<file path="design.v">
`timescale 1ns / 1ps
module IR(
	input[15:0] instr, 
	output[7:0] sub_instr,
	output[3:0] DR,
	output[3:0] SA,
	output[3:0] SB
   );
	assign sub_instr = instr[15:8];
	assign DR = instr[11:8];
	assign SA = instr[7:4];
	assign SB = instr[3:0];
endmodule
`timescale 1ns / 1ps
module Mux_8_4(
	input sel,
	input[3:0] D_in0, D_in1,
	output reg[3:0] D_out
	);
	always @ (sel, D_in0, D_in1) begin
		case(sel)
			1'b0:
				D_out <= D_in0;			
			1'b1:
				D_out <= D_in1;			
			default:
				D_out <= D_in0;
		endcase		
	end
endmodule
`timescale 1ns / 1ps
module Mux_32_16(
	input sel,
	input[15:0] D_in0, D_in1,
	output reg[15:0] D_out
	);
	always @ (sel, D_in0, D_in1) begin
		case(sel)
			1'b0:
				D_out <= D_in0;			
			1'b1:
				D_out <= D_in1;			
			default:
				D_out <= D_in0;
		endcase		
	end
endmodule
`timescale 1ns / 1ps
module Mux_48_16(
	input[1:0] sel,
	input[15:0] D_in0, D_in1, D_in2,
	output reg[15:0] D_out
	);
	always @ (sel, D_in0, D_in1, D_in2) begin
		case(sel)
			2'b00:
				D_out <= D_in0;			
			2'b01:
				D_out <= D_in1;			
			2'b10:
				D_out <= D_in2;
			default:
				D_out <= D_in0;
		endcase		
	end
endmodule
`timescale 1ns / 1ps
module ALU(
	input[15:0] A, B,
	input[3:0] sel,
	output reg V, C, N, Z,
	output reg[15:0] res
   );
	always @(*) begin
		C = 0;
		V = 0;
		case(sel)
			4'b0000: begin
				res = A + B;
				if (~(A[15] ^ B[15]) & (res[15] ^ A[15]))
					C = 1;
				else
					C = 0;
			end
			4'b0001: begin
				res = A - B;
				if (~(A[15] ^ B[15]) & (res[15] ^ A[15]))  
					V = 1;  
				else
					V = 0;
			end
			4'b0010:
				res = A & B;
			4'b0011:
				res = A | B;
			4'b0100:
				res = A ^ B;
			4'b0101:
				res = ~A;
			4'b0110:
				res = A << 1;
			4'b0111:
				res = A >> 1;
			default:
				res = A;
		endcase
		if (res == 0)
			Z = 1;
		else
			Z = 0;
		if (res[15] == 1)
			N = 1;
		else
			N = 0;
	end
endmodule
`timescale 1ns / 1ps
module Reg_File( 
    input clk, reset,
    input RW,
    input [3:0] AA, BA, DA,
	 input [15:0] D,
    output [15:0] A,
    output [15:0] B
    );
	integer i;
	reg[15:0] file[15:0];
	always @ (posedge clk) begin
	   if (reset) begin
        for (i = 0; i < 16; i = i + 1)
            file[i] <= 0;
		end
		else begin
			if (RW)
				file[DA] <= D;
			else
				file[DA] <= file[DA];
		end
	end
	assign A = file[AA];
	assign B = file[BA];
endmodule
`timescale 1ns / 1ps
module PC(
	input clk, reset,
	input[1:0] PS,
	input[15:0] bus_A,
	input[5:0] extend,
	output reg[5:0] out
	);
	always @ (posedge clk) begin
		if (reset)
			out = 6'b0;
		else begin
			case(PS)
				2'b00:
					out = out;
				2'b01:
					out = out + 1'b1;
				2'b10:
					out = out + extend;
				2'b11:
					out = bus_A[5:0];
				default:
					out = out;
			endcase
		end
	end
endmodule
`timescale 1ns / 1ps
module Control_Logic(
	input state,
	input[7:0] instr,
	input V, C, N, Z,  
	output reg NS, MW, RW, MD, ROM_enable, ASEL, enable_ram_read,
	output reg[1:0] PS, MB,
	output [3:0] FS
   );
	assign FS = instr[7:4];
	always @ (*) begin
		case (instr[7:4])
			4'b0000: begin
				NS <= 0;
				MW <= 0;
				RW <= 1;
				MD <= 0;
				PS <= 2'b01;
				MB <= 2'b00;
				ROM_enable <= 1;
				ASEL <= 0;
				enable_ram_read <= 0;
			end
			4'b0001: begin
				NS <= 0;
				MW <= 0;
				RW <= 1;
				MD <= 0;
				PS <= 2'b01;
				MB <= 2'b00;
				ROM_enable <= 1;
				ASEL <= 0;
				enable_ram_read <= 0;
			end
			4'b0010: begin
				NS <= 0;
				MW <= 0;
				RW <= 1;
				MD <= 0;
				PS <= 2'b01;
				MB <= 2'b00;
				ROM_enable <= 1;
				ASEL <= 0;
				enable_ram_read <= 0;
			end
			4'b0011: begin
				NS <= 0;
				MW <= 0;
				RW <= 1;
				MD <= 0;
				PS <= 2'b01;
				MB <= 2'b00;
				ROM_enable <= 1;
				ASEL <= 0;
				enable_ram_read <= 0;
			end
			4'b0100: begin
				NS <= 0;
				MW <= 0;
				RW <= 1;
				MD <= 0;
				PS <= 2'b01;
				MB <= 2'b00;
				ROM_enable <= 1;
				ASEL <= 0;
				enable_ram_read <= 0;
			end
			4'b0101: begin
				NS <= 0;
				MW <= 0;
				RW <= 1;
				MD <= 0;
				PS <= 2'b01;
				MB <= 2'b00;
				ROM_enable <= 1;
				ASEL <= 0;
				enable_ram_read <= 0;
			end
			4'b0110: begin
				NS <= 0;
				MW <= 0;
				RW <= 1;
				MD <= 0;
				PS <= 2'b01;
				MB <= 2'b00;
				ROM_enable <= 1;
				ASEL <= 0;
				enable_ram_read <= 0;
			end
			4'b0111: begin
				NS <= 0;
				MW <= 0;
				RW <= 1;
				MD <= 0;
				PS <= 2'b01;
				MB <= 2'b00;
				ROM_enable <= 1;
				ASEL <= 0;
				enable_ram_read <= 0;
			end
			4'b1000: begin
				NS <= 0;
				MW <= 0;
				RW <= 1;
				MD <= 0;
				PS <= 2'b01;
				MB <= 2'b01;
				ROM_enable <= 1;
				ASEL <= 0;
				enable_ram_read <= 0;
			end
			4'b1001: begin
				NS <= 0;
				MW <= 0;
				RW <= 1;
				MD <= 1;
				PS <= 2'b01;
				MB <= 2'b00;
				ROM_enable <= 1;
				ASEL <= 0;
				enable_ram_read <= 0;
			end
			4'b1010: begin
				NS <= 0;
				MW <= 1;
				RW <= 0;
				MD <= 1'b0;
				PS <= 2'b01;
				MB <= 2'b00;
				ROM_enable <= 1;
				ASEL <= 0;
				enable_ram_read <= 0;
			end
			4'b1011: begin
				if (state == 0) begin
					NS <= 1;
					MW <= 0;
					RW <= 0;
					MD <= 1'b0;
					if (Z)
						PS <= 2'b10;
					else
						PS <= 2'b00;
					MB <= 2'b00;
					ROM_enable <= 0;
					ASEL <= 1;
					enable_ram_read <= 0;
				end
				else begin
					NS <= 0;
					MW <= 0;
					RW <= 0;
					MD <= 1'b0;
					PS <= 2'b01;
					MB <= 2'b00;
					ROM_enable <= 1;
					ASEL <= 0;
					enable_ram_read <= 0;
				end
			end
			4'b1100: begin
				if (state == 0) begin
					NS <= 1;
					MW <= 0;
					RW <= 0;
					MD <= 1'b0;
					if (Z)
						PS <= 2'b00;
					else
						PS <= 2'b10;
					MB <= 2'b00;
					ROM_enable <= 0;
					ASEL <= 1;
					enable_ram_read <= 0;
				end
				else begin
					NS <= 0;
					MW <= 0;
					RW <= 0;
					MD <= 1'b0;
					PS <= 2'b01;
					MB <= 2'b00;
					ROM_enable <= 1;
					ASEL <= 0;
					enable_ram_read <= 0;
				end
			end
			4'b1101: begin
				if (state == 0) begin
					NS <= 1;
					MW <= 0;
					RW <= 1;
					MD <= 1'b0;
					PS <= 2'b10;
					MB <= 2'b10;
					ROM_enable <= 0;
					ASEL <= 0;
					enable_ram_read <= 0;
				end
				else begin
					NS <= 0;
					MW <= 0;
					RW <= 0;
					MD <= 1'b0;
					PS <= 2'b01;
					MB <= 2'b00;
					ROM_enable <= 1;
					ASEL <= 0;
					enable_ram_read <= 0;
				end
			end
			4'b1110: begin
				if (state == 0) begin
					NS <= 1;
					MW <= 0;
					RW <= 0;
					MD <= 1'b0;
					PS <= 2'b10;
					MB <= 2'b00;
					ROM_enable <= 0;
					ASEL <= 0;
					enable_ram_read <= 0;
				end
				else begin
					NS <= 0;
					MW <= 0;
					RW <= 0;
					MD <= 1'b0;
					PS <= 2'b01;
					MB <= 2'b00;
					ROM_enable <= 1;
					ASEL <= 0;
					enable_ram_read <= 0;
				end
			end
			4'b1111: begin  
				if (instr[3:0] == 0) begin
					if (state == 0) begin
						NS <= 1;
						MW <= 0;
						RW <= 0;
						MD <= 1'b0;
						PS <= 2'b11;
						MB <= 2'b00;
						ROM_enable <= 0;
						ASEL <= 0;
						enable_ram_read <= 0;
					end
					else begin
						NS <= 0;
						MW <= 0;
						RW <= 0;
						MD <= 1'b0;
						PS <= 2'b01;
						MB <= 2'b00;
						ROM_enable <= 1;
						ASEL <= 0;
						enable_ram_read <= 0;
					end
				end
				else begin
					NS <= 0;
					MW <= 0;
					RW <= 0;
					MD <= 1'b0;
					PS <= 2'b00;
					MB <= 2'b00;
					ROM_enable <= 0;
					ASEL <= 0;
					enable_ram_read <= 1;
				end
			end
			default: begin
				NS <= 0;
				MW <= 0;
				RW <= 0;
				MD <= 0;
				PS <= 2'b00;
				MB <= 2'b00;
				ROM_enable <= 0;
				ASEL <= 0;
				enable_ram_read <= 0;
			end
		endcase
	end
endmodule
`timescale 1ns / 1ps
module Controller(
	input clk, V, C, N , Z, reset,
	input[15:0] bus_A, ROM_data,
	output MD, RW, MW, ROM_enable, ASEL, enable_ram_read,
	output[1:0] MB,
	output[3:0] FS, DR, SA, SB,
	output[5:0] PC,
	output[15:0] imdt
   );
	wire[1:0] PS_wire;
	wire[7:0] sub_instr_wire;
	wire[3:0] SA_wire, SB_wire;
	wire[5:0] SA_SB_wire;
	wire state_reg_wire_in;
	wire state_reg_wire_out;
	assign SA_SB_wire[3:0] = SB_wire;
	assign SA_SB_wire[5:4] = SA_wire[1:0];
	assign imdt[15:8] = 8'b0;
	assign imdt[7:4] = SA_wire;
	assign imdt[3:0] = SB_wire;
	assign SA = SA_wire;
	assign SB = SB_wire;
	PC PC0(.clk (clk), .reset (reset), .PS (PS_wire), .bus_A (bus_A), .extend (SA_SB_wire), .out (PC));
	IR IR0(.instr (ROM_data), .sub_instr (sub_instr_wire), .DR (DR), .SA (SA_wire), .SB (SB_wire));
	Control_Logic Control_Logic0(.state (state_reg_wire_out), .instr (sub_instr_wire), .V (V), .C (C),
	.N (N), .Z (Z), .NS (state_reg_wire_in), .MW (MW), .RW (RW), .MD (MD), .PS (PS_wire), .MB (MB),
	.FS (FS), .ROM_enable (ROM_enable), .ASEL (ASEL), .enable_ram_read (enable_ram_read));
	reg state_reg;
	assign state_reg_wire_out = state_reg;
	always @ (posedge clk) begin
		if (reset)
			state_reg <= 1'b0;
		else
			state_reg <= state_reg_wire_in;
	end
endmodule
`timescale 1ns / 1ps
module Datapath(
	input clk, MD, RW, reset, ASEL,
	input[1:0] MB,
	input[3:0] FS, SA, DR, BA,
	input[5:0] PC,
	input[15:0] imdt, RAM_data_out,
	output V, C, N, Z,
	output[15:0] A_out, B_out
	);
	wire[3:0] AA_wire;
	wire[15:0] bus_A, bus_B, F_out, Mux_D_Mux_B_wire, File_D_in_wire, PC_zeroed;
	assign A_out = bus_A;
	assign B_out = bus_B;
	assign PC_zeroed[15:6] = 10'b0;
	assign PC_zeroed[5:0] = PC;
	ALU ALU0 (.A (bus_A), .B (bus_B), .sel (FS), .V (V), .C (C), .N (N), .Z (Z), .res (F_out));
	Reg_File Reg_File0 (.clk (clk), .reset (reset), .RW (RW), .AA (AA_wire), .BA (BA), .DA (DR), .D (File_D_in_wire), .A (bus_A), .B (bus_B));
	Mux_8_4 Mux_A (.sel (ASEL), .D_in0 (SA), .D_in1 (DR), .D_out (AA_wire));
	Mux_32_16 Mux_D (.sel (MD), .D_in0 (F_out), .D_in1 (RAM_data_out), .D_out (Mux_D_Mux_B_wire));
	Mux_48_16 Mux_B (.sel (MB), .D_in0 (Mux_D_Mux_B_wire), .D_in1 (imdt), .D_in2 (PC_zeroed), .D_out (File_D_in_wire));
endmodule
`timescale 1ns / 1ps
module CPU_16_Bit_RISC(
    input clk, reset,  
	 input[15:0] data_from_rom,  
	 output enable_to_rom, write_enable_to_ram, read_enable_to_ram, enable_ram_read, 
	 output[5:0] address_to_rom, address_to_ram,
	 output[15:0] data_ram_out,
	 input[15:0] data_ram_in,
	 input btn_press	
	 );
	wire V, C, N, Z , MD, RW, MW, ASEL;
	wire[1:0] MB;
	wire[3:0] FS, DR, SA, SB;
	wire[5:0] PC_out;
	wire[15:0] bus_A, ROM_data, imdt;
	Controller Controller0(.clk (clk), .V (V), .C (C), .N (N), .Z (Z), .bus_A (bus_A), 
	.ROM_data (data_from_rom), .MD (MD), .RW (RW), .MW (MW), .MB (MB), .FS (FS), .DR (DR), .SA (SA),
	.SB (SB), .reset (reset), .PC (PC_out), .imdt (imdt), .ROM_enable (enable_to_rom), .ASEL (ASEL), .enable_ram_read(enable_ram_read));
	Datapath Datapath0 (.clk (clk), .reset (reset), .MD (MD), .MB (MB), .RW (RW), .FS (FS), .SA (SA), .DR (DR), .BA (SB), 
	.PC (PC_out), .imdt (imdt), .RAM_data_out (data_ram_in), .V (V), .C (C), .N (N), .Z (Z),
	.A_out (bus_A), .B_out (data_ram_out), .ASEL (ASEL));
	assign write_enable_to_ram = MW;
	assign read_enable_to_ram = ~MW;
	assign address_to_rom = PC_out;
	assign address_to_ram = bus_A[5:0];
endmodule
</file>
<file path="run.sh">
#!/bin/bash
# the make line also repeats each setting of config.mk as NAME=value (left out here)
make -C /OpenROAD-flow-scripts/flow DESIGN_CONFIG=/design/flow/config.mk WORK_HOME=/design/flow/orfs CLKGATE_MAP_FILE= finish
</file>
<file path="config.mk">
export PLATFORM = sky130hd
export DESIGN_NAME = CPU_16_Bit_RISC
export DESIGN_NICKNAME = CPU_16_Bit_RISC
export VERILOG_FILES = /design/flow/design.v
export SDC_FILE = /design/flow/constraint.sdc
export NUM_CORES = 4
export LEC_CHECK = 0
export CAP_MARGIN = 20
export CORE_ASPECT_RATIO = 0.5
export CORE_MARGIN = 2
export CORE_UTILIZATION = 62
export CTS_CLUSTER_DIAMETER = 371
export CTS_CLUSTER_SIZE = 95
export SETUP_SLACK_MARGIN = 1.12
export SLEW_MARGIN = 20
export TNS_END_PERCENT = 20
</file>
<file path="constraint.sdc">
create_clock -name core_clock -period 4.84 [get_ports {clk}]
set_input_delay 0.9680 -clock core_clock [delete_from_list [all_inputs] [get_ports {clk}]]
set_output_delay 0.9680 -clock core_clock [all_outputs]
set_load 0.01 [all_outputs]
</file>
==> summary.txt, run 1 <==
Reports from this run.

- In this run the cell area measured after placement is 0.0229 mm².
- The estimated wirelength of the detail-placed design is 57,400 µm.
- The clock net sink count is 263.
- Among all flip-flop cells after synthesis, the most frequent one is sky130_fd_sc_hd__edfxtp_1.
- For reference, simple AND, OR, NAND and NOR cells occupy 14.9% of the area reported after synthesis.
- The clock tree buffer depth is 3.
- At floorplan, the net count of the design was reported as 1,733.
- The most instantiated library cell after synthesis is sky130_fd_sc_hd__nor2_1.
- The placeable core region reads 0.0279 mm².
- The fraction of post-synthesis cell area in the top cell type by area is 43.5%.
- The synthesized netlist was found by Yosys to have 1,642 cells.
- Counting flops and latches in the post-synthesis netlist gives 263.
- The post-synthesis instance total reads 1,642.
- The share of the core filled by cells before placement is 63.4%.
- The post-synthesis share of cell area spent on full adders, half adders and majority gates reads 4.11%.
- The synthesized netlist devotes 15.7% of its cell area to compound gates.
- The main logic family after synthesis reads AND-OR/OR-AND gates.
- The number of H-tree branching levels reads 1.
- The count of input and output buffers reads 65.
- The post-synth count of flops with an enable pin is 256.
- The flow did not finish.
- The pre-CTS setup slack is -4.01 ns.
- The share of synthesized area occupied by flip-flops and latches reads 44.3%.
- Summing every instance area after synthesis gives 0.0177 mm².
- The distinct cell type count of the synthesized netlist reads 100.
- The area share of xor/xnor cells in the synthesized design is 1.44%.
- RePlAce ended its routability-driven mode at a weighted congestion of 1.10.
- During I/O placement, the number of pins put on the boundary was 67.
- The Yosys chip area is 0.0177 mm².
- The number of buffers created by CTS reads 6.
- The stage where the flow stopped is global routing (5_1_grt).
- The number of rows created at floorplan reads 43.
- In the synthesized netlist, the cells that appear most often are sky130_fd_sc_hd__nor2_1, sky130_fd_sc_hd__edfxtp_1, sky130_fd_sc_hd__nand2_1.
- The height of the chip reads 123 µm.
- Measured against the total synthesized area, the mux share comes to 14.9%.
- In this run, post-CTS hold repair placed 0 buffers.
- The number of synthesis warnings reads 8.
- The mean instance size in the synthesized netlist is 10.8 µm².
- Sorting the synthesized cells by area gives the leading types as sky130_fd_sc_hd__edfxtp_1, sky130_fd_sc_hd__mux4_2, sky130_fd_sc_hd__nor2_1, sky130_fd_sc_hd__mux2i_1, sky130_fd_sc_hd__ha_1.
- Measured along the x axis, the die boundary spans 243 µm.
- The largest area contributor in the synthesized netlist is sky130_fd_sc_hd__edfxtp_1.
- The library cell used as clock root buffer is sky130_fd_sc_hd__clkbuf_16.
- The share of async-settable or async-resettable flops after synthesis reads 0%.
- After floorplanning, the die was sized to cover 0.0300 mm².
## through the flow
| stage | cells | hold WS [ns] |
|---|---|---|
| after floorplan | 1642 | 0.524 |
| after global placement | 2491 | 0.537 |
| after detailed placement | 2491 | 0.544 |
| after CTS | 2552 | 0.573 |
## repair_timing
| action | 4_1_cts |
|---|---|
| pin swaps | 73 |
| buffers inserted | 48 |
| cloned | 5 |
| setup endpoints to repair | 288 |
| gates resized | 164 |
==> run 2, diff against run 1 <==
CORE_ASPECT_RATIO = unset   (was 0.5)
CORE_UTILIZATION = 72   (was 62)
CTS_CLUSTER_DIAMETER = 373   (was 371)
CTS_CLUSTER_SIZE = 41   (was 95)
HOLD_SLACK_MARGIN = -0.09   (was unset)
PLACE_DENSITY_LB_ADDON = 0.0   (was unset)
SETUP_SLACK_MARGIN = 1.45   (was 1.12)
TNS_END_PERCENT = unset   (was 20)
clock period = 5.22 ns   (was 4.84 ns; I/O delays follow)
==> summary.txt, run 2 <==
Reports from this run.

- The run stopped with a tool error.
- The run ended at clock tree synthesis (4_1_cts).
- The first error in the log reads "[ERROR DPL-0033] detailed placement checks failed during check placement".
- The largest total area in the synthesized netlist belongs to sky130_fd_sc_hd__edfxtp_1.
- The count of input and output buffers is 65 (unchanged).
- The number of nets produced by synthesis is 1,733 (unchanged).
- The area of placed instances reads 0.0222 mm² (-3.1%).
- The synthesis run shows the most used standard cells to be sky130_fd_sc_hd__nor2_1, sky130_fd_sc_hd__edfxtp_1, sky130_fd_sc_hd__nand2_1.
- The number of synthesis warnings is 8 (unchanged).
- The share of async-settable or async-resettable flops after synthesis is 0% (unchanged).
- The area fraction in mux cells was 14.9% (unchanged).
- The Yosys chip area was 0.0177 mm² (unchanged).
- Per the synth stats, the flop cell with the highest instance count is sky130_fd_sc_hd__edfxtp_1.
- The number of rows created at floorplan was 57 (+33%).
- Among the non-sequential cells, AND-OR/OR-AND gates take the most area.
- The cell count in the Yosys report was 1,642 (unchanged).
- The estimated wirelength of the detail-placed design is 55,400 µm (-3.4%).
- The boundary pin count was 67 (unchanged).
- The share of the core filled by cells before placement reads 73.1% (+9.7 points).
- By area the synthesized netlist is led by sky130_fd_sc_hd__edfxtp_1, sky130_fd_sc_hd__mux4_2, sky130_fd_sc_hd__nor2_1, sky130_fd_sc_hd__mux2i_1, sky130_fd_sc_hd__ha_1.
- The mean instance size in the synthesized netlist reads 10.8 µm² (unchanged).
- The post-synthesis instance total is 1,642 (unchanged).
- The post-synthesis instance area is 0.0177 mm² (unchanged).
- The flip-flop and latch count after synthesis is 263 (unchanged).
- The area share of xor/xnor cells in the synthesized design reads 1.44% (unchanged).
- The area enclosed by the die boundary is 0.0258 mm² (-14%).
- Among all cell types in the netlist, the one instantiated most often is sky130_fd_sc_hd__nor2_1.
- The placer congestion estimate came to 1.13 (+2.6%).
- The simple-gate area share of the yosys netlist is 14.9% (unchanged).
- The share of synthesized cell area in and-or and or-and compound cells is 15.7% (unchanged).
- The number of instances in the placed design came to 2,373 (-4.7%).
- The distinct cell type count of the synthesized netlist is 100 (unchanged).
- The pre-CTS setup slack reads -3.62 ns (+0.397 ns).
- The height of the chip is 161 µm (+30%).
- The placeable core region is 0.0242 mm² (-13%).
- The number of flops mapped to enable cells by yosys reads 256 (unchanged).
- The horizontal die dimension is 161 µm (-34%).
- The share of synthesized area occupied by flip-flops and latches is 44.3% (unchanged).
- The post-synthesis share of cell area spent on full adders, half adders and majority gates was 4.11% (unchanged).
- The fraction of post-synthesis cell area in the top cell type by area reads 43.5% (unchanged).
==> run 2: through the flow <==
step	util, %	power (W)	hold WS, ns
3_5_place_dp	91.7	0.00474	0.543
2_1_floorplan	-	0.00370	0.524
3_3_place_gp	91.7	0.00462	0.530
==> run 3, diff against run 2 <==
CORE_UTILIZATION = 58   (was 72)
CTS_CLUSTER_DIAMETER = unset   (was 373)
CTS_CLUSTER_SIZE = unset   (was 41)
HOLD_SLACK_MARGIN = unset   (was -0.09)
PLACE_DENSITY_LB_ADDON = unset   (was 0.0)
SETUP_SLACK_MARGIN = 1.5   (was 1.45)
clock period = 5.82 ns   (was 5.22 ns; I/O delays follow)
==> summary.txt, run 3 <==
Synthesis and PnR results.

- The post-synthesis instance area was 0.0177 mm² (unchanged).
- The critical path capture point type is a flop.
- The power dissipated in combinational cells reads 0.00247 W.
- The wire length per cell is 30.4 µm.
- The longest clock path from root to sink contains 3 buffers.
- The finished layout cell area reads 0.0251 mm².
- The logic depth of the worst path, buffers included reads 34.
- The hold-critical path depth reads 2.
- The wire length on met3 reads 12,300 µm.
- The flip-flop and latch count after synthesis is 263 (unchanged).
- The most instantiated library cell after synthesis reads sky130_fd_sc_hd__nor2_1.
- The highest metal layer with signal wires reads met4.
- The largest total area in the synthesized netlist belongs to sky130_fd_sc_hd__edfxtp_1.
- The share of async-settable or async-resettable flops after synthesis is 0% (unchanged).
- The number of rows created at floorplan is 63 (+11%).
- For the worst min-delay path, the startpoint reported by OpenROAD is Controller0.PC0.out[4].
- The number of remaining DRC errors reads 0.
- The estimated wirelength of the detail-placed design is 51,700 µm (-6.7%).
- Net switching is 33.0% of the power.
- The total net switching power reads 0.00216 W.
- The initial antenna violation count reads 0.
- The total number of nets in the final design reads 2,274.
- The area of placed instances reads 0.0224 mm² (+1.2%).
- The data arrival time of the critical path is 8.46 ns.
- Yosys reports that the most numerous cell types are sky130_fd_sc_hd__nor2_1, sky130_fd_sc_hd__edfxtp_1, sky130_fd_sc_hd__nand2_1.
- Per STA, the highest per-stage delay on the worst path measures 0.55 ns.
- The type of element launching the critical path reads an input port.
- The clock latency of the later-clocked register in the worst-skew pair is 0.57 ns.
- The number of nets with antenna violations after routing is 0.
- The number of antenna diodes is 0.
- The number of hold buffers added after CTS reads 0.
- Counting endpoints that fail hold in the final report gives 0.
- The pre-CTS setup slack reads -3.30 ns (+0.322 ns).
- The sequential power is 0.00222 W.
- The CTS tree is done.
- The OpenROAD warning count reads 50.
- The cell count in the Yosys report is 1,642 (unchanged).
- The worst reg2reg path depth reads 37.
- The kind of critical path is input port to flop.
- The first global-routing pass estimated 110,000 µm of wire.
- The layout overhead on the synthesized area reads 41.9%.
- The launching point of the worst reg2reg path reads Controller0.state_reg.
- Cells fill 84.2% of the core in the end.
- The via count of the routed design is 18.3k.
- The Yosys chip area reads 0.0177 mm² (unchanged).
- The number of buffers created by CTS reads 28.
- The number of H-tree branching levels is 1.
- The share of synthesized area occupied by flip-flops and latches is 44.3% (unchanged).
- The maximum clock rate reads 125 MHz.
- The total routing usage reported by global routing is 48.3%.
- The sum of buffers and inverters on the critical path is 7.
- Post-synth the commonest register cell is sky130_fd_sc_hd__edfxtp_1.
- Power spread over the standard cell area amounts to 261 mW/mm².
- The clock share of power reads 28.3%.
- The max-slew headroom at the worst pin is 39.5%.
- The maximum vdd ir drop is 0.348 mV.
- The number of synthesis warnings was 8 (unchanged).
- The via count of the first global-routing pass is 17.6k.
- Yosys shows that the main logic family after synthesis is AND-OR/OR-AND gates.
- The clock transition at the register clock pins on the worst setup and hold paths after CTS is 0.06 ns.
- The cell with the largest stage delay on the worst path is sky130_fd_sc_hd__o311ai_1.
- The detailed-routed wire length on met2 is 34,200 µm.
- The highest-power group is combinational cells.
- The final timing summary puts the cycle share of the worst path at 137%.
- The slack of the worst reg-to-reg path reads -1.77 ns.
- The endpoint with the worst hold slack is Controller0.PC0.out[4].
- The distinct cell type count of the synthesized netlist is 100 (unchanged).
- The number of nets produced by synthesis is 1,733 (unchanged).
- The count of input and output buffers is 65 (unchanged).
- In the log, the iteration count for the first detailed-route pass is 6.
- The placer congestion estimate reads 1.01 (-11%).
- The power in the clock group is 0.00185 W.
- The horizontal die dimension is 179 µm (+11%).
- The type of the tightest min-delay check is flop to flop.
- The total wirelength of the detailed-routed design is 78,900 µm.
- The post-synthesis instance total reads 1,642 (unchanged).
- The post-route worst setup slack reads -2.18 ns.
- The placeable core region is 0.0298 mm² (+23%).
- The violated checks flagged are setup timing.
- The mean instance size in the synthesized netlist reads 10.8 µm² (unchanged).
- The post-synthesis share of cell area spent on full adders, half adders and majority gates reads 4.11% (unchanged).
- For this run, the detailed router reports a per-instance via density of 7.05.
- The height of the chip is 179 µm (+11%).
- The most numerous cell type found on the critical path is sky130_fd_sc_hd__buf_6.
- The flow ran to the end, but the layout failed its checks.
- The share of total power dissipated in sequential elements is 34.0%.
- The share of synthesized cell area in and-or and or-and compound cells is 15.7% (unchanged).
- On the final layout, the worst hold slack is 0.565 ns.
- The count of non-filler cells in the finished layout is 2,594.
- Max-cap violations in this run came to 0.
- Yosys attributes the largest share of cell area to sky130_fd_sc_hd__edfxtp_1, sky130_fd_sc_hd__mux4_2, sky130_fd_sc_hd__nor2_1, sky130_fd_sc_hd__mux2i_1, sky130_fd_sc_hd__ha_1.
- Setup repair after global routing could not meet its margin everywhere.
- According to the CTS report, the clock sink count is 263.
- Looking at the reg2reg group, the worst path ends at Controller0.PC0.out[5].
- In this run, the combinational gates consume 37.8% of the power.
- The library cell used as clock root buffer is sky130_fd_sc_hd__clkbuf_16.
- The leakage power of the design reads 10.1 nW.
- The data required time of the worst path is 6.28 ns.
- The share of the core filled by cells before placement is 59.3% (-14 points).
- The largest net degree at the start of global routing reads 33.
- The detailed-route wire length on metal 1 reads 25,300 µm.
- The clock skew after layout is 0.0100 ns.
- The total global routing overflow reads 0.
- The max-slew violation total from the final report is 0.
- The number of instances in the placed design is 2,459 (+3.6%).
- The worst-path maximum fanout is 11.
- The boundary pin count is 67 (unchanged).
- The critical path capture point reads Controller0.PC0.out[5].
- The simple-gate area share of the yosys netlist reads 14.9% (unchanged).
- The area fraction in mux cells reads 14.9% (unchanged).
- The launch point of the critical path was reported as data_from_rom[6].
- The fraction of post-synthesis cell area in the top cell type by area reads 43.5% (unchanged).
- The internal power of the cells is 0.00438 W.
- The family with the most delay on the worst path reads AND-OR/OR-AND gates.
- The number of flops mapped to enable cells by yosys is 256 (unchanged).
- The actual slew at the worst max-slew pin reads 0.908 ns.
- The area share of xor/xnor cells in the synthesized design is 1.44% (unchanged).
- The area enclosed by the die boundary reads 0.0319 mm² (+24%).
- Setup violations remaining at the end of the flow were counted as 38.
- The final timing report derives a shortest allowable period of 8.00 ns.
- The number of DRC markers after the initial detailed-route iteration reads 3,288.
-- run 3: layout make-up --
type / instances / area (µm²)
clock inverters: 16 / 196
flip-flops and latches: 263 / 7830
well taps: 390 / 488
multi-input cells: 1199 / 10100
fillers: 1587 / 4720
clock buffers: 35 / 727
repair buffers: 640 / 5570
inverters: 51 / 196
-- run 3: metal layers --
metal / global-route usage (%) / vias up
met4: 34.4 / 0
met1: 58.0 / 8581
met3: 15.6 / 565
met5: 0 / -
met2: 73.3 / 1798
li1: - / 7332
-- run 3: what timing repair did --
item	in CTS	in global routing
gates resized	153	112
cloned	3	1
endpoints found under the setup margin	288	286
setup buffers	55	25
pin swaps	68	73
-- run 3: stage by stage --
stage               total power, W  TNS [ns]
detailed placement         0.00427   -207.41
global placement           0.00424   -182.11
CTS                        0.00626    -10.39
finish                     0.00654    -14.17
global route               0.00668    -17.28
floorplan                  0.00331     -8.46
==> run 4, diff against run 3 <==
CORE_UTILIZATION = 60   (was 58)
CTS_CLUSTER_SIZE = 95   (was unset)
SETUP_SLACK_MARGIN = unset   (was 1.5)
clock period = 7.47 ns   (was 5.82 ns; I/O delays follow)
==> summary.txt, run 4 <==
Synthesis and PnR results.

- The flow ran to the end, but the layout failed its checks.
- The layout checks failed on setup timing.
- The total net switching power is 0.00159 W (-26%).
- The area enclosed by the die boundary is 0.0308 mm² (-3.3%).
- The number of buffers created by CTS is 28 (unchanged).
- The first-pass GRT wire length is 105,000 µm (-4.9%).
- The endpoint of the worst-slack reg-to-reg timing path is Controller0.PC0.out[5].
- The cell with the largest stage delay on the worst path reads sky130_fd_sc_hd__a2111o_1.
- The via count of the first global-routing pass is 16.9k (-4.2%).
- The largest area contributor in the synthesized netlist reads sky130_fd_sc_hd__edfxtp_1.
- The type of element launching the critical path reads an input port.
- The detailed-routing iteration count for the pre-antenna-repair pass is 8 (+2).
- The power in the clock group was 0.00132 W (-29%).
- Compared with the post-synthesis result, the final layout area differs by 31.1%.
- By count the netlist is led by sky130_fd_sc_hd__nor2_1, sky130_fd_sc_hd__edfxtp_1, sky130_fd_sc_hd__nand2_1.
- The post-synthesis instance area is 0.0177 mm² (unchanged).
- The number of antenna diodes is 0 (unchanged).
- The clock tree buffer depth reads 3 (unchanged).
- The highest-power group reads sequential cells.
- Per the timing report, the most critical flop-to-flop path originates at Controller0.state_reg.
- The count of endpoints failing hold in the final timing report is 0 (unchanged).
- The mean number of vias per cell reads 7.17 (+1.7%).
- The final core area utilization reads 80.3% (-3.9 points).
- The most numerous cell type found on the critical path is sky130_fd_sc_hd__buf_4.
- The area share of xor/xnor cells in the synthesized design came to 1.44% (unchanged).
- The slack of the worst reg-to-reg path is 0.10 ns (+1.87 ns).
- The sequential power reads 0.00173 W (-22%).
- The power dissipated in combinational cells is 0.00172 W (-30%).
- The wire length per cell was 30.7 µm (+1.0%).
- The flip-flop and latch count after synthesis is 263 (unchanged).
- The data required time of the worst path is 7.93 ns (+1.65 ns).
- The worst reg2reg path depth is 37 (unchanged).
- Per STA, the endpoint of the critical path is Controller0.PC0.out[5].
- The placeable core region reads 0.0289 mm² (-3.1%).
- The most instantiated library cell after synthesis reads sky130_fd_sc_hd__nor2_1.
- The leakage power of the design is 8.99 nW (-11%).
- The clock latency of the later-clocked register in the worst-skew pair reads 0.57 ns (about the same).
- After synthesis, the cell types taking the most area are sky130_fd_sc_hd__edfxtp_1, sky130_fd_sc_hd__mux4_2, sky130_fd_sc_hd__nor2_1, sky130_fd_sc_hd__mux2i_1, sky130_fd_sc_hd__ha_1.
- The max-capacitance violation count came to 0 (unchanged).
- The hold-critical path depth is 2 (unchanged).
- The mean instance size in the synthesized netlist was 10.8 µm² (unchanged).
- The power per unit of standard cell area is 206 mW/mm² (-21%).
- The library cell used as clock root buffer is sky130_fd_sc_hd__clkbuf_16.
- The main logic family after synthesis reads AND-OR/OR-AND gates.
- The area fraction in mux cells is 14.9% (unchanged).
- The clock net sink count is 263 (unchanged).
- The maximum vdd ir drop is 0.216 mV (-38%).
- The distinct cell type count of the synthesized netlist is 100 (unchanged).
- The number of nets with antenna violations after routing came to 0 (unchanged).
- The endpoint with the worst hold slack is Controller0.PC0.out[4].
- Setup repair after global routing could not meet its margin everywhere.
- The largest net degree at the start of global routing is 33 (unchanged).
- The data arrival time of the critical path reads 8.53 ns (+0.07 ns).
- The simple-gate area share of the yosys netlist is 14.9% (unchanged).
- The number of DRC markers after the initial detailed-route iteration reads 3,136 (-4.6%).
- The critical path capture point type is a flop.
- The clock skew after layout came to 0.0175 ns (+0.00751 ns).
- The CTS tree reads done.
- The max-slew headroom at the worst pin reads 22.2% (-17 points).
- The actual slew at the worst max-slew pin is 1.16 ns (+0.256 ns).
- The logic depth of the worst path, buffers included was 38 (+12%).
- The horizontal die dimension was 176 µm (-1.6%).
- The clock transition at the register clock pins on the worst setup and hold paths after CTS reads 0.06 ns (about the same).
- The total wirelength of the detailed-routed design reads 73,400 µm (-6.9%).
- The total routing usage reported by global routing is 46.6% (-1.7 points).
- The shortest period the worst path allows reads 8.07 ns.
- The number of remaining DRC errors is 0 (unchanged).
- The peak per-stage delay on the critical path is 0.42 ns (-0.13 ns).
- The type of the tightest min-delay check reads flop to flop.
- The kind of critical path reads input port to flop.
- The maximum clock rate reads 124 MHz.
- The internal power of the cells is 0.00319 W (-27%).
- The share of the core filled by cells before placement is 61.2% (+1.9 points).
- The estimated wirelength of the detail-placed design is 49,500 µm (-4.3%).
- The portion of total power attributed to sequential cells is 36.3% (+2.3 points).
- The share of synthesized cell area in and-or and or-and compound cells is 15.7% (unchanged).
- The number of nets produced by synthesis is 1,733 (unchanged).
- The switching share of power is 33.3% (+0.36 points).
- The post-synthesis instance total is 1,642 (unchanged).
- The placer congestion estimate was 1.06 (+4.9%).
- The portion of total power attributed to combinational logic reads 36.1% (-1.7 points).
- The OpenROAD warning count is 50 (unchanged).
- The post-route worst setup slack was -0.602 ns (+1.57 ns).
- The number of synthesis warnings reads 8 (unchanged).
- The via count of the routed design is 17.1k (-6.2%).
- The share of synthesized area occupied by flip-flops and latches is 44.3% (unchanged).
- The commonest register cell is sky130_fd_sc_hd__edfxtp_1.
- The number of flops mapped to enable cells by yosys reads 256 (unchanged).
- The share of async-settable or async-resettable flops after synthesis is 0% (unchanged).
- The total global routing overflow is 0 (unchanged).
- The number of rows created at floorplan reads 62 (-1.6%).
- The clock share of power is 27.6% (-0.7 points).
- The cell count in the Yosys report was 1,642 (unchanged).
- The setup-violating endpoint count in the final report reads 5 (-87%).
- The fraction of post-synthesis cell area in the top cell type by area is 43.5% (unchanged).
- The height of the chip reads 176 µm (-1.6%).
- The total number of nets in the final design is 2,080 (-8.5%).
- The max-slew violation total from the final report came to 0 (unchanged).
- The startpoint of the most critical setup path reads data_from_rom[13].
- The part of the cycle the worst path needs was 108% (-29 points).
- The Yosys chip area is 0.0177 mm² (unchanged).
- The beginning of the worst hold path is Controller0.PC0.out[4].
- The number of H-tree branching levels came to 1 (unchanged).
- The worst-path maximum fanout is 9 (-2).
- The boundary pin count was 67 (unchanged).
- The count of input and output buffers reads 65 (unchanged).
- The power after layout reads 0.00478 W (-27%).
- The initial antenna violation count reads 0 (unchanged).
- The post-synthesis share of cell area spent on full adders, half adders and majority gates reads 4.11% (unchanged).
- The sum of negative setup slack came to -1.18 ns (+12.99 ns).
- The family with the most delay on the worst path reads AND-OR/OR-AND gates.
- The sum of buffers and inverters on the critical path reads 8 (+1).
-- run 4: repair_timing --
action	in CTS	in global routing
gates resized	97	92
gates cloned	2	0
pin swaps	53	51
setup endpoints to repair	6	6
buffers inserted	25	13
hold buffers	0	0
-- run 4: final cells by class --
cell class,instances,area (µm²)
clock buffers,30,708
repair buffers,448,4030
multi-input cells,1197,9790
clock inverters,18,134
flip-flops and latches,263,7830
inverters,51,194
fillers,1775,5690
well taps,384,480
-- run 4: per-stage QoR --
stage	area (µm²)	hold slack, ns	setup WS, ns	instances
floorplan	17800	0.524	-0.780	1642
global placement	21100	0.532	-1.81	2303
CTS	22600	0.553	-0.620	2379
finish	23200	0.558	-0.602	2391
detailed placement	21200	0.545	-1.86	2304
global route	23200	0.586	-0.825	2391
-- run 4: layer usage --
metal / part of all wire (%) / track usage [%] / vias to the layer above / routed length [µm]
li1: - / - / 6930 / -
met1: 32 / 56.6 / 8074 / 23200
met2: 43 / 71.5 / 1648 / 31900
met3: 16 / 15.8 / 488 / 12100
met4: 8.5 / 30.0 / 0 / 6240
met5: 0 / 0 / - / 0
==> run 5, diff against run 4 <==
CORE_UTILIZATION = 72   (was 60)
CTS_CLUSTER_DIAMETER = 373   (was unset)
CTS_CLUSTER_SIZE = 41   (was 95)
HOLD_SLACK_MARGIN = -0.09   (was unset)
PLACE_DENSITY = 0.38   (was unset)
clock period = 5.22 ns   (was 7.47 ns; I/O delays follow)
==> summary.txt, run 5 <==
Reports from this run.

- The share of synthesized cell area in and-or and or-and compound cells is 15.7% (unchanged).
- The pre-CTS setup slack is -3.64 ns (-1.78 ns).
- The count of input and output buffers is 65 (unchanged).
- By area the synthesized netlist is led by sky130_fd_sc_hd__edfxtp_1, sky130_fd_sc_hd__mux4_2, sky130_fd_sc_hd__nor2_1, sky130_fd_sc_hd__mux2i_1, sky130_fd_sc_hd__ha_1.
- The stage where the flow stopped is clock tree synthesis (4_1_cts).
- The post-synthesis share of cell area spent on full adders, half adders and majority gates is 4.11% (unchanged).
- The number of rows created at floorplan reads 57 (-8.1%).
- The number of synthesis warnings is 8 (unchanged).
- The flip-flop and latch count after synthesis reads 263 (unchanged).
- The post-synthesis instance total reads 1,642 (unchanged).
- The distinct cell type count of the synthesized netlist reads 100 (unchanged).
- The placer congestion estimate was 1.12 (+5.6%).
- The share of async-settable or async-resettable flops after synthesis is 0% (unchanged).
- The placeable core region is 0.0242 mm² (-16%).
- The cell count in the Yosys report came to 1,642 (unchanged).
- The largest area contributor in the synthesized netlist is sky130_fd_sc_hd__edfxtp_1.
- The run stopped with a tool error.
- Sorting the synthesized cells by how often they occur yields sky130_fd_sc_hd__nor2_1, sky130_fd_sc_hd__edfxtp_1, sky130_fd_sc_hd__nand2_1.
- The share of the core filled by cells before placement is 73.1% (+12 points).
- The number of nets produced by synthesis reads 1,733 (unchanged).
- The area fraction in mux cells reads 14.9% (unchanged).
- The height of the chip reads 161 µm (-8.5%).
- The area share of xor/xnor cells in the synthesized design reads 1.44% (unchanged).
- The main flop type after synthesis reads sky130_fd_sc_hd__edfxtp_1.
- The synthesis stats list as the most numerous cell sky130_fd_sc_hd__nor2_1.
- The area enclosed by the die boundary is 0.0258 mm² (-16%).
- The fraction of post-synthesis cell area in the top cell type by area is 43.5% (unchanged).
- The number of flops mapped to enable cells by yosys reads 256 (unchanged).
- The tool reported: "[ERROR DPL-0038] Utilization greater than 100%, impossible to legalize".
- The boundary pin count is 67 (unchanged).
- The share of synthesized area occupied by flip-flops and latches was 44.3% (unchanged).
- The estimated wirelength of the detail-placed design is 56,100 µm (+14%).
- After synthesis, the largest family of logic cells by area is AND-OR/OR-AND gates.
- The horizontal die dimension came to 161 µm (-8.5%).
- The simple-gate area share of the yosys netlist is 14.9% (unchanged).
- The Yosys chip area reads 0.0177 mm² (unchanged).
- The mean instance size in the synthesized netlist came to 10.8 µm² (unchanged).
- The post-synthesis instance area is 0.0177 mm² (unchanged).
==> run 5: through the flow <==
step,area (µm²),instances
detailed placement,22300,2381
floorplan,18200,1642
global placement,22300,2381
==> run 6, diff against run 5 <==
CTS_CLUSTER_DIAMETER = unset   (was 373)
HOLD_SLACK_MARGIN = 0.29   (was -0.09)
PLACE_DENSITY = 0.71   (was 0.38)
clock period = 5.5 ns   (was 5.22 ns; I/O delays follow)
==> summary.txt, run 6 <==
Reports from this run.

- The height of the chip is 161 µm (unchanged).
- The mean instance size in the synthesized netlist is 10.8 µm² (unchanged).
- The flip-flop and latch count after synthesis came to 263 (unchanged).
- The post-synthesis instance total came to 1,642 (unchanged).
- The pre-CTS setup slack reads -3.69 ns (-0.0551 ns).
- The distinct cell type count of the synthesized netlist was 100 (unchanged).
- The simple-gate area share of the yosys netlist reads 14.9% (unchanged).
- The number of nets produced by synthesis came to 1,733 (unchanged).
- The largest area contributor in the synthesized netlist is sky130_fd_sc_hd__edfxtp_1.
- The main logic family after synthesis reads AND-OR/OR-AND gates.
- The horizontal die dimension came to 161 µm (unchanged).
- The post-synthesis share of cell area spent on full adders, half adders and majority gates is 4.11% (unchanged).
- The main flop type after synthesis is sky130_fd_sc_hd__edfxtp_1.
- The share of the core filled by cells before placement is 73.1% (unchanged).
- The area enclosed by the die boundary reads 0.0258 mm² (unchanged).
- The number of synthesis warnings is 8 (unchanged).
- The area share of xor/xnor cells in the synthesized design was 1.44% (unchanged).
- In the post-synthesis netlist, the cell with the most instances is sky130_fd_sc_hd__nor2_1.
- The share of synthesized area occupied by flip-flops and latches reads 44.3% (unchanged).
- The flow did not finish.
- The area fraction in mux cells reads 14.9% (unchanged).
- The number of rows created at floorplan is 57 (unchanged).
- The cell count in the Yosys report reads 1,642 (unchanged).
- The placer congestion estimate is 1.08 (-2.9%).
- The placeable core region reads 0.0242 mm² (unchanged).
- Ranked by instance count, the synthesized netlist is headed by sky130_fd_sc_hd__nor2_1, sky130_fd_sc_hd__edfxtp_1, sky130_fd_sc_hd__nand2_1.
- The synthesis report lists the most area-consuming cells as sky130_fd_sc_hd__edfxtp_1, sky130_fd_sc_hd__mux4_2, sky130_fd_sc_hd__nor2_1, sky130_fd_sc_hd__mux2i_1, sky130_fd_sc_hd__ha_1.
- The Yosys chip area reads 0.0177 mm² (unchanged).
- The fraction of post-synthesis cell area in the top cell type by area reads 43.5% (unchanged).
- The post-synthesis instance area is 0.0177 mm² (unchanged).
- The share of synthesized cell area in and-or and or-and compound cells is 15.7% (unchanged).
- The tool reported: "[ERROR DPL-0038] Utilization greater than 100%, impossible to legalize".
- The boundary pin count is 67 (unchanged).
- The estimated wirelength of the detail-placed design reads 56,000 µm (-0.30%).
- The flow halted during clock tree synthesis (4_1_cts).
- The number of flops mapped to enable cells by yosys is 256 (unchanged).
- The share of async-settable or async-resettable flops after synthesis is 0% (unchanged).
- The count of input and output buffers came to 65 (unchanged).
==> run 6: metrics by stage <==
stage | power, W | instances | instance area (µm²) | util (%)
2_1_floorplan | 0.00348 | 1642 | 18000 | -
3_3_place_gp | 0.00441 | 2381 | 22200 | 91.6
3_5_place_dp | 0.00452 | 2381 | 22200 | 91.6
==> run 7, diff against run 6 <==
ABC_AREA = 1   (was unset)
CAP_MARGIN = 35   (was 20)
CELL_PAD_IN_SITES_GLOBAL_PLACEMENT = 2   (was unset)
CORE_MARGIN = 5   (was 2)
CORE_UTILIZATION = 67   (was 72)
CTS_CLUSTER_SIZE = unset   (was 41)
GPL_ROUTABILITY_DRIVEN = 0   (was unset)
HOLD_SLACK_MARGIN = unset   (was 0.29)
MIN_ROUTING_LAYER = met2   (was unset)
PLACE_DENSITY = unset   (was 0.71)
PLACE_DENSITY_LB_ADDON = 0.25   (was unset)
SLEW_MARGIN = 15   (was 20)
TNS_END_PERCENT = 85   (was unset)
clock period = 10.0 ns   (was 5.5 ns; I/O delays follow)
==> summary.txt, run 7 <==
Reports from this run.

- The area share of xor/xnor cells in the synthesized design was 0.778% (-0.66 points).
- The most instantiated library cell after synthesis reads sky130_fd_sc_hd__nand2_1.
- The simple-gate area share of the yosys netlist is 31.2% (+16 points).
- The post-synthesis instance area reads 0.0180 mm² (+1.9%).
- The number of rows created at floorplan reads 60 (+5.3%).
- The flip-flop and latch count after synthesis reads 263 (unchanged).
- The share of synthesized area occupied by flip-flops and latches was 43.5% (-0.83 points).
- The area fraction in mux cells reads 0% (-15 points).
- The first error in the log reads "[ERROR FLW-0024] Place density exceeds 1.0 (current PLACE_DENSITY_LB_ADDON =  0.25). Please check if the value of  PLACE_DENSITY_LB_ADDON is between 0 and 0.99".
- The mean instance size in the synthesized netlist was 7.44 µm² (-31%).
- The flow did not finish.
- Ranked by instance count, the synthesized netlist is headed by sky130_fd_sc_hd__nand2_1, sky130_fd_sc_hd__nand3_1, sky130_fd_sc_hd__nor2_1.
- The post-synthesis instance total reads 2,420 (+47%).
- The share of async-settable or async-resettable flops after synthesis came to 0% (unchanged).
- The stage where the flow stopped reads global placement without I/O (3_1_place_gp_skip_io).
- The main area contributors are sky130_fd_sc_hd__edfxtp_1, sky130_fd_sc_hd__nand2_1, sky130_fd_sc_hd__nand3_1, sky130_fd_sc_hd__nor2_1, sky130_fd_sc_hd__inv_1.
- The number of nets produced by synthesis reads 2,511 (+45%).
- The Yosys chip area was 0.0180 mm² (+1.9%).
- The share of the core filled by cells before placement is 67.4% (-5.7 points).
- The fraction of post-synthesis cell area in the top cell type by area came to 42.7% (-0.81 points).
- The horizontal die dimension came to 174 µm (+8.3%).
- The main logic family after synthesis is simple AND/OR/NAND/NOR gates.
- The distinct cell type count of the synthesized netlist reads 47 (-53%).
- The post-synthesis share of cell area spent on full adders, half adders and majority gates reads 3.97% (-0.13 points).
- The cell count in the Yosys report reads 2,420 (+47%).
- The share of synthesized cell area in and-or and or-and compound cells is 10.4% (-5.4 points).
- The area enclosed by the die boundary is 0.0303 mm² (+17%).
- The height of the chip reads 174 µm (+8.3%).
- The biggest area contributor in the post-synthesis netlist is sky130_fd_sc_hd__edfxtp_1.
- The placeable core region reads 0.0267 mm² (+11%).
- The number of synthesis warnings is 8 (unchanged).
- The main flop type after synthesis reads sky130_fd_sc_hd__edfxtp_1.
- The number of flops mapped to enable cells by yosys is 256 (unchanged).
==> run 8, diff against run 7 <==
ABC_AREA = unset   (was 1)
CAP_MARGIN = 20   (was 35)
CELL_PAD_IN_SITES_GLOBAL_PLACEMENT = unset   (was 2)
CORE_MARGIN = 2   (was 5)
CORE_UTILIZATION = 72   (was 67)
CTS_CLUSTER_DIAMETER = 373   (was unset)
CTS_CLUSTER_SIZE = 41   (was unset)
GPL_ROUTABILITY_DRIVEN = unset   (was 0)
HOLD_SLACK_MARGIN = -0.09   (was unset)
MIN_ROUTING_LAYER = unset   (was met2)
PLACE_DENSITY_LB_ADDON = 0.0   (was 0.25)
SETUP_SLACK_MARGIN = 1.42   (was unset)
SLEW_MARGIN = 20   (was 15)
TNS_END_PERCENT = 5   (was 85)
clock period = 5.22 ns   (was 10.0 ns; I/O delays follow)
==> summary.txt, run 8 <==
Reports from this run.

- The run stopped with a tool error.
- The stage where the flow stopped is clock tree synthesis (4_1_cts).
- The first error in the log reads "[ERROR DPL-0033] detailed placement checks failed during check placement".
- The Yosys chip area is 0.0177 mm² (-1.9%).
- The placeable core region was 0.0242 mm² (-9.5%).
- The height of the chip reads 161 µm (-7.6%).
- The post-synthesis share of cell area spent on full adders, half adders and majority gates is 4.11% (+0.13 points).
- The number of rows created at floorplan was 57 (-5.0%).
- The area fraction in mux cells is 14.9% (+15 points).
- The area enclosed by the die boundary is 0.0258 mm² (-15%).
- The pre-CTS setup slack reads -3.84 ns.
- The cell count in the Yosys report is 1,642 (-32%).
- For this run the detailed placement stage logged an HPWL of 55,000 µm.
- The largest area contributor in the synthesized netlist reads sky130_fd_sc_hd__edfxtp_1.
- The simple-gate area share of the yosys netlist is 14.9% (-16 points).
- The share of synthesized cell area in and-or and or-and compound cells reads 15.7% (+5.4 points).
- The count of input and output buffers reads 65.
- Per the gpl log, the routability congestion estimate is 1.12.
- The area share of xor/xnor cells in the synthesized design was 1.44% (+0.66 points).
- The horizontal die dimension reads 161 µm (-7.6%).
- The main area contributors are sky130_fd_sc_hd__edfxtp_1, sky130_fd_sc_hd__mux4_2, sky130_fd_sc_hd__nor2_1, sky130_fd_sc_hd__mux2i_1, sky130_fd_sc_hd__ha_1.
- The post-synthesis instance area is 0.0177 mm² (-1.9%).
- The most instantiated library cell after synthesis reads sky130_fd_sc_hd__nor2_1.
- In the synthesized netlist, the cells that appear most often are sky130_fd_sc_hd__nor2_1, sky130_fd_sc_hd__edfxtp_1, sky130_fd_sc_hd__nand2_1.
- The fraction of post-synthesis cell area in the top cell type by area reads 43.5% (+0.81 points).
- The mean instance size in the synthesized netlist reads 10.8 µm² (+45%).
- The share of synthesized area occupied by flip-flops and latches is 44.3% (+0.83 points).
- The share of async-settable or async-resettable flops after synthesis was 0% (unchanged).
- The share of the core filled by cells before placement came to 73.1% (+5.7 points).
- The flip-flop and latch count after synthesis reads 263 (unchanged).
- The boundary pin count reads 67.
- The number of nets produced by synthesis reads 1,733 (-31%).
- The area of placed instances is 0.0220 mm².
- The main flop type after synthesis reads sky130_fd_sc_hd__edfxtp_1.
- The post-synthesis instance total reads 1,642 (-32%).
- The number of flops mapped to enable cells by yosys is 256 (unchanged).
- The distinct cell type count of the synthesized netlist is 100 (+110%).
- The number of synthesis warnings reads 8 (unchanged).
- The main logic family after synthesis is AND-OR/OR-AND gates.
## run 8: per-stage QoR
stage | utilization [%] | power [W] | hold WS, ns | instances
floorplan | - | 0.00364 | 0.524 | 1642
global placement | 91.2 | 0.00461 | 0.531 | 2368
detailed placement | 91.2 | 0.00474 | 0.538 | 2368
==> run 9, diff against run 8 <==
ABC_AREA = 1   (was unset)
CAP_MARGIN = 5   (was 20)
CELL_PAD_IN_SITES_DETAIL_PLACEMENT = 2   (was unset)
CELL_PAD_IN_SITES_GLOBAL_PLACEMENT = 2   (was unset)
CORE_MARGIN = 5   (was 2)
CORE_UTILIZATION = 15   (was 72)
CTS_CLUSTER_DIAMETER = 104   (was 373)
CTS_CLUSTER_SIZE = 88   (was 41)
GPL_ROUTABILITY_DRIVEN = 1   (was unset)
GPL_TIMING_DRIVEN = 1   (was unset)
HOLD_SLACK_MARGIN = 0.19   (was -0.09)
MIN_ROUTING_LAYER = met2   (was unset)
PLACE_DENSITY = 0.44   (was unset)
PLACE_DENSITY_LB_ADDON = unset   (was 0.0)
SETUP_SLACK_MARGIN = -0.21   (was 1.42)
SLEW_MARGIN = 40   (was 20)
TNS_END_PERCENT = 25   (was 5)
clock period = 5.83 ns   (was 5.22 ns; I/O delays follow)
==> summary.txt, run 9 <==
Synthesis and PnR results.

- The number of remaining DRC errors reads 0.
- The estimated wirelength of the detail-placed design is 82,500 µm (+50%).
- In the post-synthesis netlist, the biggest area contributors are sky130_fd_sc_hd__edfxtp_1, sky130_fd_sc_hd__nand2_1, sky130_fd_sc_hd__nand3_1, sky130_fd_sc_hd__nor2_1, sky130_fd_sc_hd__inv_1.
- The endpoint of the worst-slack reg-to-reg timing path reads Controller0.PC0.out[5].
- The wire length per cell is 25.5 µm.
- The share of async-settable or async-resettable flops after synthesis is 0% (unchanged).
- The switching share of power is 40.6%.
- The kind of critical path is input port to flop.
- The area fraction in mux cells came to 0% (-15 points).
- Per the power-grid run, VDD falls by no more than 0.175 mV.
- The total global routing overflow is 0.
- The CTS tree is done.
- The worst-path maximum fanout is 8.
- Data on the critical path is required at its endpoint by 6.29 ns.
- The final hold violation count recorded for this run is 0.
- The layout checks failed on setup timing.
- The number of buffers created by CTS is 21.
- The clock skew after layout reads 0.0362 ns.
- The largest net degree at the start of global routing reads 32.
- The largest single stage delay on the critical path is 0.38 ns.
- The portion of total power attributed to combinational logic is 42.0%.
- The internal power of the cells reads 0.00400 W.
- For the pin with the worst max-slew slack, the measured transition is 0.916 ns.
- The largest area contributor in the synthesized netlist reads sky130_fd_sc_hd__edfxtp_1.
- The main logic family after synthesis reads simple AND/OR/NAND/NOR gates.
- The detailed-route wire length on metal 1 reads 0 µm.
- The number of H-tree branching levels reads 1.
- The height of the chip is 357 µm (+120%).
- Clock-pin slew was measured on the worst setup and hold paths at 0.08 ns.
- The via count of the first global-routing pass was 31.5k.
- The number of DRC markers after the initial detailed-route iteration is 3,620.
- The endpoint of the worst hold path is reported as Controller0.PC0.out[5].
- The area share of xor/xnor cells in the synthesized design is 0.778% (-0.66 points).
- Wire segments on met2 add up to 59,600 µm in the final route.
- The logic depth of the worst path, buffers included reads 47.
- The number of rows created at floorplan reads 127 (+120%).
- The portion of total power attributed to sequential cells reads 32.6%.
- The type of element launching the critical path reads an input port.
- The first-pass GRT wire length is 161,000 µm.
- The power after layout reads 0.00674 W.
- The number of nets with antenna violations after routing reads 0.
- The mean number of vias per cell reads 5.89.
- On the critical path the largest part of the delay comes from simple AND/OR/NAND/NOR gates.
- The placer congestion estimate was 0.896 (-20%).
- The library cell used as clock root buffer reads sky130_fd_sc_hd__clkbuf_16.
- The setup-violating endpoint count in the final report reads 5.
- After filler insertion, the fill cell instance count of the layout stands at 13.7k.
- The critical path ends at Controller0.PC0.out[5].
- The launch point of the worst min-delay path is recorded as Controller0.PC0.out[5].
- In this run the power density over the cells is 241 mW/mm².
- The total routing usage reported by global routing is 26.7%.
- The highest-power group is combinational cells.
- The share of the core filled by cells before placement is 15.1% (-58 points).
- The critical path capture point type reads a flop.
- The post-route worst setup slack is -0.770 ns.
- The clock net sink count reads 263.
- The sum of buffers and inverters on the critical path is 13.
- The data arrival time of the critical path reads 7.06 ns.
- The final layout reports a setup TNS of -2.62 ns.
- The share of synthesized cell area in and-or and or-and compound cells is 10.4% (-5.4 points).
- For this run, the share of the core covered by cells in the final layout is 23.3%.
- The number of flops mapped to enable cells by yosys reads 256 (unchanged).
- The post-synthesis instance area is 0.0180 mm² (+1.9%).
- The main flop type after synthesis is sky130_fd_sc_hd__edfxtp_1.
- The post-synthesis instance total reads 2,420 (+47%).
- The number of nets produced by synthesis reads 2,511 (+45%).
- The clock reaches the later pin of the worst-skew pair after 0.61 ns.
- The part of the cycle the worst path needs reads 113%.
- The wire length on met3 reads 49,200 µm.
- The shortest period the worst path allows reads 6.60 ns.
- The initial antenna violation count came to 0.
- For this design the total switching power over the nets is 0.00274 W.
- The share of synthesized area occupied by flip-flops and latches reads 43.5% (-0.83 points).
- The max-slew violation total from the final report is 0.
- The launching point of the worst reg2reg path reads Controller0.state_reg.
- The post-synthesis share of cell area spent on full adders, half adders and majority gates reads 3.97% (-0.13 points).
- The Yosys chip area was 0.0180 mm² (+1.9%).
- The distinct cell type count of the synthesized netlist is 47 (-53%).
- The fraction of post-synthesis cell area in the top cell type by area is 42.7% (-0.81 points).
- The flow ran to the end, but the layout failed its checks.
- The boundary pin count is 67 (unchanged).
- The number of warnings reported in the stage logs is 47.
- The highest layer touched by signal routing is met5.
- The number of synthesis warnings came to 8 (unchanged).
- The simple-gate area share of the yosys netlist is 31.2% (+16 points).
- The layout overhead on the synthesized area is 55.1%.
- The maximum clock rate is 152 MHz.
- Combinational cells consume a total of 0.00283 W.
- The cell with the largest stage delay on the worst path reads sky130_fd_sc_hd__ha_1.
- Setup repair after global routing could not meet its margin everywhere.
- The count of input and output buffers is 65 (unchanged).
- The detailed-routing iteration count for the pre-antenna-repair pass reads 7.
- The max-slew headroom at the worst pin reads 38.3%.
- The type of the tightest min-delay check reads flop to flop.
- The critical path's most frequent cell reads sky130_fd_sc_hd__nand2_1.
- The pre-CTS setup slack reads -2.05 ns (+1.79 ns).
- The flip-flop and latch count after synthesis was 263 (unchanged).
- The longest clock path from root to sink contains 3 buffers.
- The via count of the routed design reads 27.0k.
- The area enclosed by the die boundary is 0.127 mm² (+390%).
- Along the worst hold path, the cell count comes to 2.
- The mean instance size in the synthesized netlist came to 7.44 µm² (-31%).
- The horizontal die dimension reads 357 µm (+120%).
- The leakage power of the design is 11.8 nW.
- Across all hold checks on the routed design, the worst slack comes to 0.505 ns.
- The max-capacitance violation count reads 0.
- The worst reg2reg path depth is 45.
- The power in the clock group reads 0.00171 W.
- The startpoint of the most critical setup path is data_from_rom[0].
- The clock share of power reads 25.4%.
- The cell count in the Yosys report is 2,420 (+47%).
- For flop-to-flop paths, the worst setup slack is -0.21 ns.
- The sequential power is 0.00219 W.
- The placeable core region is 0.120 mm² (+390%).
- In the synthesized netlist, the cells that appear most often are sky130_fd_sc_hd__nand2_1, sky130_fd_sc_hd__nand3_1, sky130_fd_sc_hd__nor2_1.
- For this run, the post-layout net count is 3,040.
- The total wirelength of the detailed-routed design is 117,000 µm.
- The most instantiated library cell after synthesis is sky130_fd_sc_hd__nand2_1.
## run 9: routing by layer
| metal | vias to the layer above | GRT usage [%] |
|---|---|---|
| li1 | 9022 | - |
| met1 | 9036 | - |
| met2 | 8367 | 32.1 |
| met3 | 538 | 36.3 |
| met4 | 45 | 3.10 |
| met5 | - | 13.8 |
## run 9: area by class of cell
type | instances | area (µm²) | area share [%]
multi-input combinational | 1717 | 10000 | 35.9
antenna | 7 | 17.5 | 0.0627
timing repair buffer | 650 | 6160 | 22.1
clock buffer | 21 | 526 | 1.88
tap | 1612 | 2020 | 7.22
inverter | 296 | 1150 | 4.10
sequential | 263 | 7830 | 28.0
clock inverter | 16 | 218 | 0.779
## run 9: stage by stage
step	cells	instance area, µm²
after floorplan	2420	18100
after global placement	4470	24600
after detailed placement	4470	24600
after CTS	4542	26700
after global routing	4575	27900
final	4582	27900
## run 9: what timing repair did
action,4_1_cts,5_1_grt
cloned,7,3
pin swaps,73,138
gates resized,216,200
setup endpoints to repair,6,6
buffers inserted,32,33
hold buffers,0,0
Power and IR drop assume default switching activity.
